## alu
module alu(
    output[16 - 1:0] data_out,
	 output 							  valid_out,
	 output 							  cmd_out,
	 input [16 - 1:0] data_in,
	 input 							  valid_in,
	 input 							  cmd_in,
	 output 									 amm_read,
	 output[8 - 1:0] amm_address,
	 input [8 - 1:0] amm_readdata,
	 input 									 amm_waitrequest,
	 input[1:0] 							 amm_response,
	 input clk,
	 input rst_n
    );
Size in the first run: about 1700 cells after synthesis, ~580 flip-flops, roughly 58 I/O pins, about 0.027 mm^2 of cells after synthesis.
==> flow/config.mk <==
export PLATFORM = sky130hd
export DESIGN_NAME = alu
export DESIGN_NICKNAME = alu
export VERILOG_FILES = /design/flow/design.v
export SDC_FILE = /design/flow/constraint.sdc
export NUM_CORES = 4
export LEC_CHECK = 0
export CAP_MARGIN = 20
export CORE_MARGIN = 2
export CORE_UTILIZATION = 63
export PLACE_DENSITY = 0.6
export SLEW_MARGIN = 20
==> flow/constraint.sdc <==
create_clock -name core_clock -period 3.9 [get_ports {clk}]
set_input_delay 0.7800 -clock core_clock [delete_from_list [all_inputs] [get_ports {clk}]]
set_output_delay 0.7800 -clock core_clock [all_outputs]
set_load 0.01 [all_outputs]
run.sh (not shown) runs the stock make flow with config.mk's settings and CLKGATE_MAP_FILE=.
The first run completed, yet does not pass: negative setup slack.
Next try:
Settings changed: ABC_AREA set to 1, CORE_UTILIZATION 63 to 72, SETUP_SLACK_MARGIN set to 0.34.
Outcome: The new run finished but fails on negative setup slack. Via count increases by 45%. Routed wire length increases by 45%. Design area increases by 3.4%. Synthesized cell count increases by 51%.
Next try:
Settings changed: ABC_AREA 1 to unset, CELL_PAD_IN_SITES_GLOBAL_PLACEMENT set to 0, CORE_ASPECT_RATIO set to 0.5, CTS_CLUSTER_SIZE set to 47, GPL_ROUTABILITY_DRIVEN set to 0, MAX_ROUTING_LAYER set to met5, PLACE_DENSITY 0.6 to unset, PLACE_DENSITY_LB_ADDON set to 0.0, SETUP_SLACK_MARGIN 0.34 to 0.61.
The changed run completed and failed the layout checks on negative setup slack.
Die size fell by 1.6%.
Final area fell by 0.96%.
Worst hold slack gains 0.15 ns.
Total power fell by 0.39%.
Wire length fell by 3.1%.
Count of clock-buffer cells in the layout fell by 17.
Critical path depth rose by 2.
First-iteration DRC count fell by 6.5%.
Next try:
Settings changed: ABC_AREA set to 1, CELL_PAD_IN_SITES_GLOBAL_PLACEMENT 0 to unset, CORE_ASPECT_RATIO 0.5 to 0.91, CTS_CLUSTER_SIZE 47 to unset, GPL_ROUTABILITY_DRIVEN 0 to unset, MAX_ROUTING_LAYER met5 to unset, PLACE_DENSITY set to 0.39, PLACE_DENSITY_LB_ADDON 0.0 to unset, SETUP_SLACK_MARGIN 0.61 to unset.
Clock period 3.9 ns to 8.69 ns, I/O delays scaled along.
Effect: The changed run went through all stages and came out clean; power fell by well over a third; sequential cell count stays the same; die size goes up slightly; count of clock-buffer cells in the layout goes up by 10; setup slack gains 2.8 ns; design area goes down by a little under a tenth; cell count came out higher by a quarter to a third; register-to-register slack gains 4.4 ns; routed wire length came out lower by a quarter to a third; via count grows by a few percent.
Next try:
Settings changed: ABC_AREA 1 to unset, CORE_ASPECT_RATIO 0.91 to unset, CORE_UTILIZATION 72 to 40, PLACE_DENSITY 0.39 to 0.6.
Clock period 8.69 ns to 7.02 ns, I/O delays scaled along.
What happened:
- routed wire length fell by 8.3%
- cell count came out lower by 14%
- area after synthesis shrinks by 1.9%
- worst setup slack got worse by 1.2 ns
- synthesized cell count went down by 34%
- design area rose by 1.6%


## the previous run
The RTL this note starts from:
==> flow/design.v <==
module alu(
    output[16 - 1:0] data_out,
	 output 							  valid_out,
	 output 							  cmd_out,
	 input [16 - 1:0] data_in,
	 input 							  valid_in,
	 input 							  cmd_in,
	 output 									 amm_read,
	 output[8 - 1:0] amm_address,
	 input [8 - 1:0] amm_readdata,
	 input 									 amm_waitrequest,
	 input[1:0] 							 amm_response,
	 input clk,
	 input rst_n
    );
	reg[2:0] state;
	reg[5:0] nof_operands; 				 
	reg[3:0] opcode; 						 
	reg[7:0] operand[0:63];				 
	reg error;								 
	reg[11:0] result;						 
	reg[5:0] last_index;					 
	reg[5:0] current_index;				 
	reg[5:0] nof;							 
	reg      first_indirect;			 
	reg[7:0] shiftop1, shiftop2;
	wire[1:0] mod = data_in[9:8];		 
	wire[7:0] operand_dir = data_in[7:0];
	wire[7:0] cur_address = operand[current_index];
	wire      bad_address = (cur_address > 'h0F && cur_address < 'h30) || (cur_address > 'h7F && cur_address < 'hA0);
	wire      payload_beat = valid_in && !cmd_in;
	always @(posedge clk) begin
		if(!rst_n) begin
			state <= 3'd0;
		end
		else begin
		case(state)
			3'd0: begin
						if(cmd_in == 1 && valid_in == 1) begin
							opcode <= data_in[11:8];
							nof_operands <= data_in[5:0];
							nof <= data_in[5:0];
							last_index <= 0;
							current_index <= 0;
							first_indirect <= 0;
							shiftop1 <= 0;
							shiftop2 <= 0;
							error <= 0;
							result <= (data_in[11:8] == 1) ? 12'hFFF : 12'h000;
							state <= 3'd1;
							if(data_in[5:0] == 0) begin
								error <= 1;
								state <= 3'd2;
							end
							if(data_in[5:0] != 1 && (data_in[11:8] == 4 || data_in[11:8] == 5 || data_in[11:8] == 6 || data_in[11:8] == 7)) begin
								error <= 1;
								state <= 3'd2;
							end
							if(data_in[5:0] != 2 && (data_in[11:8] == 8 || data_in[11:8] == 9))
								error <= 1;
						end
			end
			3'd1: begin
						if(payload_beat) begin
							if(mod == 2'b00) begin
								case(opcode)
									0: result <= result + operand_dir;
									1: result <= result & operand_dir;
									2:  result <= result | operand_dir;
									3: result <= result ^ operand_dir;
									4: result <= ~{4'b0, operand_dir};
									5: result <= operand_dir + 12'd1;
									6: result <= operand_dir - 12'd1;
									7: result <= ~{4'b0, operand_dir} + 12'd1;
									8, 9: begin
										if(nof == nof_operands) shiftop1 <= operand_dir;
										else shiftop2 <= operand_dir;
									end
									default: ;
								endcase
							end
							if(mod == 2'b01) begin
								operand[last_index] <= operand_dir;
								last_index <= last_index + 1;
								if(nof == nof_operands) first_indirect <= 1;
							end
							nof <= nof - 1;
							if(nof == 1) begin
								if(error || (last_index == 0 && mod != 2'b01))
									state <= 3'd2;
								else
									state <= 3'd4;
							end
						end
			end
			3'd4: begin
				if(bad_address) begin
					error <= 1;
					state <= 3'd2;
				end
				else if(amm_waitrequest == 0) begin
					if(amm_response != 2'b00) begin
						error <= 1;
						state <= 3'd2;
					end
					else begin
						current_index <= current_index + 1;
						case(opcode)
							0: result <= result + amm_readdata;
							1: result <= result & amm_readdata;
							2:  result <= result | amm_readdata;
							3: result <= result ^ amm_readdata;
							4: result <= ~{4'b0, amm_readdata};
							5: result <= amm_readdata + 12'd1;
							6: result <= amm_readdata - 12'd1;
							7: result <= ~{4'b0, amm_readdata} + 12'd1;
							8, 9: begin
								if(first_indirect && current_index == 0) shiftop1 <= amm_readdata;
								else shiftop2 <= amm_readdata;
							end
							default: ;
						endcase
						if(current_index + 1 == last_index)
							state <= 3'd2;
					end
				end
			end
			3'd2: state <= 3'd3;
			default: state <= 3'd0;
		endcase
		end
	end
	reg[16 - 1:0]  		reg_data_out;
	reg 							  		reg_valid_out;
	reg 							  		reg_cmd_out;
	reg[11:0]                     final_result;
	always @(*) begin
		final_result = result;
		if(opcode == 4 || opcode == 7)
			final_result = {4'b0, result[7:0]};
		if(opcode == 8)
			final_result = {4'b0, shiftop1} >> shiftop2;
		if(opcode == 9)
			final_result = {4'b0, shiftop1 << shiftop2};
		if(error == 1)
			final_result = 12'hBAD;
		reg_data_out = 0;
		reg_valid_out = 0;
		reg_cmd_out = 0;
		if(state == 3'd2) begin
			reg_data_out[4] = error;
			reg_data_out[3:0] = opcode;
			reg_valid_out = 1;
			reg_cmd_out = 1;
		end
		if(state == 3'd3) begin
			reg_data_out[11:0] = final_result;
			reg_valid_out = 1;
		end
	end
	assign data_out = reg_data_out;
	assign valid_out = reg_valid_out;
	assign cmd_out = reg_cmd_out;
	assign amm_address = cur_address;
	assign amm_read = (state == 3'd4) && !bad_address;
endmodule
Settings: LEC_CHECK=0, CAP_MARGIN=20, CELL_PAD_IN_SITES_GLOBAL_PLACEMENT=0, CORE_ASPECT_RATIO=0.61, CORE_MARGIN=2, CORE_UTILIZATION=72, CTS_CLUSTER_DIAMETER=42, CTS_CLUSTER_SIZE=25, GPL_ROUTABILITY_DRIVEN=1, MAX_ROUTING_LAYER=met5, PLACE_DENSITY_LB_ADDON=0.21, SETUP_SLACK_MARGIN=-0.07, SLEW_MARGIN=40; clock period 3.33 ns.
Every stage of the previous run finished as expected; the final checks, on the other hand, flagged setup timing, which means the layout fails.
Setup changes, the previous run to the current run
Settings: PLACE_DENSITY: unset -> 0.6; CORE_UTILIZATION: 72 -> 66; CELL_PAD_IN_SITES_GLOBAL_PLACEMENT: 0 -> unset; GPL_ROUTABILITY_DRIVEN: 1 -> unset; SLEW_MARGIN: 40 -> 20; SETUP_SLACK_MARGIN: -0.07 -> unset; MAX_ROUTING_LAYER: met5 -> unset; CTS_CLUSTER_DIAMETER: 42 -> unset; CORE_ASPECT_RATIO: 0.61 -> unset; PLACE_DENSITY_LB_ADDON: 0.21 -> unset; CTS_CLUSTER_SIZE: 25 -> unset; the clock period (ns, I/O delays scaled along): 3.33 -> 10.1.
--- outcome ---
Every stage of the flow completed for the current run, and the final layout passed the timing, DRC and antenna checks. In the current run relative to the previous run, maximum resistive drop on vdd had gone down by more than half. The current run vs. the previous run: total congestion overflow has remained practically unchanged, total power lost 11 mW, die extent in y went up. The previous run -> the current run: Yosys chip area delta 0, exact match. Comparing the previous run and the current run, design area is lower on the current run. For the first-pass iteration count of the detailed router, the current run came in 7 lower than the previous run did. On clock skew: the current run sits below the previous run. The current run vs the previous run: actual slew at the worst max-slew pin up. Summary of the comparison: sequential share of layout area is higher in the current run, relative to the previous run.
Power figures rest on the tool's default switching activity, not on a simulated workload.
